run 1:
// USER_PRJ1
module USER_PRJ1 #( parameter pADDR_WIDTH   = 12,
                   parameter pDATA_WIDTH   = 32
                 )
(
  output wire                        awready,
  output wire                        arready,
  output wire                        wready,
  output wire                        rvalid,
  output wire  [(pDATA_WIDTH-1) : 0] rdata,
  input  wire                        awvalid,
  input  wire                [11: 0] awaddr,
  input  wire                        arvalid,
  input  wire                [11: 0] araddr,
  input  wire                        wvalid,
  input  wire  [(pDATA_WIDTH-1) : 0] wdata,
  input  wire                        rready,
  input  wire                        ss_tvalid,
  input  wire  [(pDATA_WIDTH-1) : 0] ss_tdata,
  input  wire                        sm_tready,
  output wire                        ss_tready,
  output wire                        sm_tvalid,
  output wire  [(pDATA_WIDTH-1) : 0] sm_tdata,
  input  wire                        axi_clk,
  input  wire                        axi_reset_n
);
wire [3:0]  tap_WE;
wire        tap_EN;
wire [11:0] tap_A;
wire [31:0] tap_Di, tap_Do;
bram11 tap_ram(
    .clk(axi_clk),
    .we(|tap_WE),
    .re(tap_EN),
    .waddr(tap_A),
    .raddr(tap_A),
    .wdi(tap_Di),
    .rdo(tap_Do)
);
wire [3:0]  data_WE;
wire        data_EN;
wire [11:0] data_A;
wire [31:0] data_Di, data_Do;
bram11 data_ram(
    .clk(axi_clk),
    .we(|data_WE),
    .re(data_EN),
    .waddr(data_A),
    .raddr(data_A),
  ...
Size: ~850 flip-flops, roughly 52,000 um^2 of cells after synthesis.
make LEC_CHECK=0 ABC_AREA=1 CAP_MARGIN=5 CELL_PAD_IN_SITES_DETAIL_PLACEMENT=1 CELL_PAD_IN_SITES_GLOBAL_PLACEMENT=0 CORE_MARGIN=9 CORE_UTILIZATION=30 CTS_CLUSTER_DIAMETER=82 CTS_CLUSTER_SIZE=20 GPL_ROUTABILITY_DRIVEN=0 GPL_TIMING_DRIVEN=0 MAX_ROUTING_LAYER=met5 MIN_ROUTING_LAYER=met2 PLACE_DENSITY_LB_ADDON=0.15 SETUP_SLACK_MARGIN=-0.38 SLEW_MARGIN=15 TNS_END_PERCENT=10 finish   # period 6.28 ns
run.sh (not shown) runs the stock make flow with config.mk's settings and CLKGATE_MAP_FILE=.
Ran to the end and failed final checks on negative setup slack: run 1.
The following lists how run 2 was set up differently from run 1:
# run 1
export LEC_CHECK = 0
export ABC_AREA = 1
export CAP_MARGIN = 5
export CELL_PAD_IN_SITES_DETAIL_PLACEMENT = 1
export CELL_PAD_IN_SITES_GLOBAL_PLACEMENT = 0
export CORE_MARGIN = 9
export CORE_UTILIZATION = 30
export CTS_CLUSTER_DIAMETER = 82
export CTS_CLUSTER_SIZE = 20
export GPL_ROUTABILITY_DRIVEN = 0
export GPL_TIMING_DRIVEN = 0
export MAX_ROUTING_LAYER = met5
export MIN_ROUTING_LAYER = met2
export PLACE_DENSITY_LB_ADDON = 0.15
export SETUP_SLACK_MARGIN = -0.38
export SLEW_MARGIN = 15
export TNS_END_PERCENT = 10
create_clock -name core_clock -period 6.28 [get_ports {axi_clk}]
# run 2
export LEC_CHECK = 0
export CAP_MARGIN = 20
export CORE_MARGIN = 2
export CORE_UTILIZATION = 40
export SLEW_MARGIN = 20
create_clock -name core_clock -period 8.59 [get_ports {axi_clk}]
- Comparing run 1 and run 2, the one run not ending clean was run 1.
- In run 1 the implementation ran to completion but is not tape-out ready, as the final checks report negative setup slack.
- When run 2 is measured against run 1, its via count turns out about 43% lower.
- When the final numbers for run 1 and run 2 were put side by side, the detail-routed net length per standard cell turned out to be greater in run 1.
- Run 1 -> run 2: net count after synthesis decreased by more than 10%
- Run 2 vs run 1, origin of the worst setup path: data_ram.rdo[9]$_DFF_P_ vs tap_ram.rdo[7]$_DFF_P_
- met2 routing resource usage after global routing in run 2 is 1.4 points below run 1.
- Relative to run 1, total of endpoints with negative setup slack in the final report decreased by 19 in run 2.
- Compared with run 1, in run 2 design area down 9.5%; global route total overflow was more or less identical; sequential share of layout area rose by 3.9 points.
Input-level comparison between run 3 and run 2:
# run 2
export LEC_CHECK = 0
export CAP_MARGIN = 20
export CORE_MARGIN = 2
export CORE_UTILIZATION = 40
export SLEW_MARGIN = 20
create_clock -name core_clock -period 8.59 [get_ports {axi_clk}]
# run 3
export LEC_CHECK = 0
export ABC_AREA = 1
export CAP_MARGIN = 20
export CORE_MARGIN = 2
export CORE_UTILIZATION = 72
export PLACE_DENSITY = 0.4
export SLEW_MARGIN = 20
export TNS_END_PERCENT = 5
create_clock -name core_clock -period 4.77 [get_ports {axi_clk}]
## What came out
Every stage of run 3 finished as expected; the final checks, on the other hand, flagged negative setup slack, which means the layout fails.
Of run 2 and run 3, the lower actual slew at the worst max-slew pin belongs to run 3.
Against run 2, run 3 reports a sequential share of layout area that is lower.
Type of the most critical hold path: register to register -> run 2, input pin to async pin -> run 3
Run 3 vs run 2: cell area after synthesis up in run 3
Run 3: clock distribution area overhead in the final layout lower than run 2

* * *

xenon:
USER_PRJ1 again, from the RTL that the note above started with.
Settings: LEC_CHECK=0, CAP_MARGIN=20, CORE_MARGIN=2, CORE_UTILIZATION=68, CTS_CLUSTER_DIAMETER=45, CTS_CLUSTER_SIZE=23, HOLD_SLACK_MARGIN=-0.09, SETUP_SLACK_MARGIN=2.82, SLEW_MARGIN=20, TNS_END_PERCENT=5; clock period 10.2 ns.
xenon completed end to end with timing, DRC and antenna clean.
Changes in yarrow relative to xenon:
- CTS_CLUSTER_DIAMETER: 45 -> unset
- SETUP_SLACK_MARGIN: 2.82 -> unset
- TNS_END_PERCENT: 5 -> unset
- CORE_UTILIZATION: 68 -> 72
- HOLD_SLACK_MARGIN: -0.09 -> unset
- CTS_CLUSTER_SIZE: 23 -> unset
- the clock period (ns, I/O delays scaled along): 10.2 -> 6.84
--- outcome ---
Layout checks on yarrow: not met. Flow itself completed; violations: setup timing.
yarrow vs. xenon: core footprint fell by 5.7%, clock-buffer cell count rose by 9, number of global-route vias before repair rose by 1380, number of vias per cell rose by about 0.7%, clock-pin slew reported for the worst setup and hold paths after clock tree synthesis stayed essentially flat.
xenon vs yarrow, beginning of the critical path: tap_ram.rdo[5]$_DFF_P_ vs data_ram.rdo[10]$_DFF_P_
Going from xenon to yarrow, detailed placer's ending HPWL increased by 6.2% relative to the old numbers; area occupied by multi-input gates now sits higher; share of synthesized area spent on multiplexers ~0 delta; maximum operating frequency rose about 4.6%.
NOTE: total of plain and repair buffers excluding clock buffers in yarrow exceeds that of xenon
Re number of cells in the design after placement: yarrow is about 1.7% up on xenon.
## Diff of input files: tundra against yarrow
- PLACE_DENSITY newly set to 0.67
- SETUP_SLACK_MARGIN newly set to -0.16
- CTS_CLUSTER_SIZE newly set to 42
- the clock period (ns, I/O delays scaled along) changed from 6.84 to 6.4
--- outcome ---
Nothing crashed in tundra and all stages finished; the problem is that the final layout failed, the offending checks being setup timing. Compared with yarrow, in tundra tightest slew margin relative to the limit up 3.3 points. Summary — final routed wire length divided by cell count, tundra relative to yarrow: higher, by about 5%. From yarrow to tundra the numbers moved as follows: post-route minimum period has decreased; count of instantiated cells in the yosys netlist held; final-layout clock buffer total moved up; required time of the worst setup path shows a reduction of 0.40 ns. Cmp tundra and yarrow / cell area after layout / lower: yarrow. In the metrics for tundra and yarrow, the one carrying the higher maximum single-stage delay on the critical path is yarrow. Of the two values seen for timing startpoint of the critical path, data_ram.rdo[10]$_DFF_P_ was produced by yarrow and tap_ram.rdo[2]$_DFF_P_ by tundra.
Input changes introduced in zinc (baseline for comparison: tundra):
- removing PLACE_DENSITY (formerly 0.67)
- removing CTS_CLUSTER_SIZE (formerly 42)
- removing SETUP_SLACK_MARGIN (formerly -0.16)
- changing CORE_UTILIZATION from 72 to 31
- changing the clock period (ns, I/O delays scaled along) from 6.4 to 8.59
==> results <==
- Going from tundra to zinc, number of antenna diodes now smaller; register-to-register slack grew by 1.13 ns; timing-limited maximum frequency dropped 18 MHz.
- Re global-route wire length before repair: tundra was higher than zinc.
- Total length of routed met2 wires for zinc: about 6% down relative to tundra
- Count of filler cells inserted in the layout: zinc vs tundra up 350%
- Against tundra, zinc reports a global-route usage that is lower.
- [tundra] flow finished | final checks: failed | reasons: setup timing
- zinc finished every step from synthesis to the final layout, and the layout passed the timing, DRC and antenna checks.
- Summary of zinc over tundra: number of library cell types mapped by synthesis saw little to no change; placed cell area saw little to no change; slew at the pin closest to its max-slew limit saw a decrease.
